Design top_level, start of the top module:
module top_level
#(parameter WIDTH = 8)
(
	input clk, rst, init, finish, ack,
	input [WIDTH-1:0]
		ori_0,
		ori_1,
		ori_2,
		ori_3,
		ori_4,
		ori_5,
		ori_6,
		ori_7,
		ori_8,
		ori_9,
		ori_10,
		ori_11,
		ori_12,
		ori_13,
		ori_14,
		ori_15,
		ori_16,
		ori_17,
		ori_18,
		ori_19,
		ori_20,
		ori_21,
		ori_22,
		ori_23,
		ori_24,
		ori_25,
		ori_26,
		ori_27,
		ori_28,
		ori_29,
		ori_30,
		ori_31,
		can_0,
		can_1,
		can_2,
		can_3,
		can_4,
		can_5,
		can_6,
		can_7,
		can_8,
		can_9,
		can_10,
		can_11,
		can_12,
		can_13,
		can_14,
		can_15,
		can_16,
		can_17,
		can_18,
		can_19,
		can_20,
		can_21,
		can_22,
		can_23,
		can_24,
		can_25,
		can_26,
		can_27,
		can_28,
		can_29,
		can_30,
		can_31,
	output done,
	output [WIDTH+4:0] out_sad
	);
Size in the first run: roughly 8200 cells after synthesis, about 610 flip-flops, ~55000 µm² of cells after synthesis.
export LEC_CHECK = 0
export ABC_AREA = 1
export CAP_MARGIN = 20
export CELL_PAD_IN_SITES_GLOBAL_PLACEMENT = 2
export CORE_ASPECT_RATIO = 1.47
export CORE_MARGIN = 2
export CORE_UTILIZATION = 37
export HOLD_SLACK_MARGIN = 0.09
export PLACE_DENSITY = 0.42
export SETUP_SLACK_MARGIN = -0.65
export SLEW_MARGIN = 35
create_clock -name core_clock -period 7.09 [get_ports {clk}]
run.sh (not shown) runs the stock make flow with config.mk's settings and CLKGATE_MAP_FILE=.
The first run completed without violations.
Edit:
==> flow/config.mk (replaced) <==
export PLATFORM = sky130hd
export DESIGN_NAME = top_level
export DESIGN_NICKNAME = top_level
export VERILOG_FILES = /design/flow/design.v
export SDC_FILE = /design/flow/constraint.sdc
export NUM_CORES = 4
export LEC_CHECK = 0
export CAP_MARGIN = 20
export CORE_MARGIN = 2
export CORE_UTILIZATION = 40
export SLEW_MARGIN = 20
==> flow/constraint.sdc (replaced) <==
create_clock -name core_clock -period 8.25 [get_ports {clk}]
set_input_delay 1.6500 -clock core_clock [delete_from_list [all_inputs] [get_ports {clk}]]
set_output_delay 1.6500 -clock core_clock [all_outputs]
set_load 0.01 [all_outputs]
Wire length goes down by about 12%.
Clock-buffer cell count goes up by 4.
Worst setup slack improves by 0.20 ns.
Non-clock buffer count goes up by 6.
Worst hold slack degrades by 0.019 ns.
Final area goes down by 6.5%.
Die size goes down by 14%.
Edit:
--- a/flow/config.mk
+++ b/flow/config.mk
@@ -7,5 +7,8 @@
 export LEC_CHECK = 0
+export ABC_AREA = 1
 export CAP_MARGIN = 20
 export CORE_MARGIN = 2
-export CORE_UTILIZATION = 40
+export CORE_UTILIZATION = 72
+export CTS_CLUSTER_DIAMETER = 373
+export CTS_CLUSTER_SIZE = 93
 export SLEW_MARGIN = 20
==> flow/constraint.sdc (replaced) <==
create_clock -name core_clock -period 2.69 [get_ports {clk}]
set_input_delay 0.5380 -clock core_clock [delete_from_list [all_inputs] [get_ports {clk}]]
set_output_delay 0.5380 -clock core_clock [all_outputs]
set_load 0.01 [all_outputs]
Result: The new run did not get past clock tree synthesis (4_1_cts) (DPL-0033). Area after synthesis rose by 8.0%. Die area fell by 40%. Synthesized cell count rose by 33%.
Edit:
--- a/flow/config.mk
+++ b/flow/config.mk
@@ -14 +14,2 @@
 export SLEW_MARGIN = 20
+export TNS_END_PERCENT = 5
With this change the flow died in global routing (5_1_grt).
Synthesized area stays the same.
Synthesized cell count is unchanged.
Die size is unchanged.
Edit:
==> flow/config.mk (replaced) <==
export PLATFORM = sky130hd
export DESIGN_NAME = top_level
export DESIGN_NICKNAME = top_level
export VERILOG_FILES = /design/flow/design.v
export SDC_FILE = /design/flow/constraint.sdc
export NUM_CORES = 4
export LEC_CHECK = 0
export CAP_MARGIN = 20
export CORE_MARGIN = 2
export CORE_UTILIZATION = 40
export SLEW_MARGIN = 20
==> flow/constraint.sdc (replaced) <==
create_clock -name core_clock -period 5.61 [get_ports {clk}]
set_input_delay 1.1220 -clock core_clock [delete_from_list [all_inputs] [get_ports {clk}]]
set_output_delay 1.1220 -clock core_clock [all_outputs]
set_load 0.01 [all_outputs]
What happened:
- The new run finished clean
- synthesized cell count decreases by 25%
- die area increases by 66%
- area after synthesis decreases by 7.4%

* * *

top_level again, from the RTL that the note above started with.
export LEC_CHECK = 0
export CAP_MARGIN = 15
export CELL_PAD_IN_SITES_DETAIL_PLACEMENT = 2
export CORE_ASPECT_RATIO = 1.48
export CORE_MARGIN = 2
export CORE_UTILIZATION = 33
export HOLD_SLACK_MARGIN = 0.08
export MAX_ROUTING_LAYER = met5
export PLACE_DENSITY_LB_ADDON = 0.13
export SLEW_MARGIN = 10
export TNS_END_PERCENT = 100
create_clock -name core_clock -period 4.52 [get_ports {clk}]
The starting point reached the layout checks and failed them: negative setup slack.
Rerun with:
CAP_MARGIN = 20   (was 15)
CELL_PAD_IN_SITES_DETAIL_PLACEMENT = not set   (was 2)
CORE_ASPECT_RATIO = not set   (was 1.48)
CORE_UTILIZATION = 72   (was 33)
HOLD_SLACK_MARGIN = not set   (was 0.08)
MAX_ROUTING_LAYER = not set   (was met5)
PLACE_DENSITY = 0.66   (was not set)
PLACE_DENSITY_LB_ADDON = not set   (was 0.13)
SLEW_MARGIN = 20   (was 10)
TNS_END_PERCENT = not set   (was 100)
clock period = 5.2 ns   (was 4.52 ns; I/O delays follow)
The changed run finished with negative setup slack left. Clock skew came out lower by 0.015 ns. Setup slack is better by 0.76 ns. Wire length came out lower by 39%. Final cell count came out lower by 21%. Flip-flop count is unchanged. Area after synthesis does not change. Design area came out lower by 16%. Via count came out lower by 9.3%.
Rerun with:
CORE_UTILIZATION = 58   (was 72)
PLACE_DENSITY = not set   (was 0.66)
SETUP_SLACK_MARGIN = 1.18   (was not set)
clock period = 4.34 ns   (was 5.2 ns; I/O delays follow)
The new run finished with negative setup slack left.
Sequential share of layout area is lower by 2.6 points.
Die area rises by 24%.
Synthesized area is unchanged.
Via count is higher by 2.3%.
Setup slack loses 0.85 ns.
Core utilization is lower by 6.0 points.
Rerun with:
CORE_UTILIZATION = 71   (was 58)
CTS_CLUSTER_DIAMETER = 90   (was not set)
SETUP_SLACK_MARGIN = 0.74   (was 1.18)
clock period = 3.02 ns   (was 4.34 ns; I/O delays follow)
What happened: This time the run died in detailed placement (3_5_place_dp). Die area is lower by 18%. Synthesized cell count does not change. Area after synthesis stays the same.
Rerun with:
CORE_UTILIZATION = 37   (was 71)
CTS_CLUSTER_DIAMETER = not set   (was 90)
SETUP_SLACK_MARGIN = not set   (was 0.74)
clock period = 7.91 ns   (was 3.02 ns; I/O delays follow)
What happened: Now the flow finished clean; synthesized area does not change; synthesized cell count is unchanged; die size is higher by 90%.
Rerun with:
CORE_UTILIZATION = 62   (was 37)
clock period = 3.02 ns   (was 7.91 ns; I/O delays follow)
Now the flow aborted during global routing (5_1_grt) (GRT-0232).
Area after synthesis is unchanged.
Synthesized cell count is unchanged.
Die size decreases by well over a third.
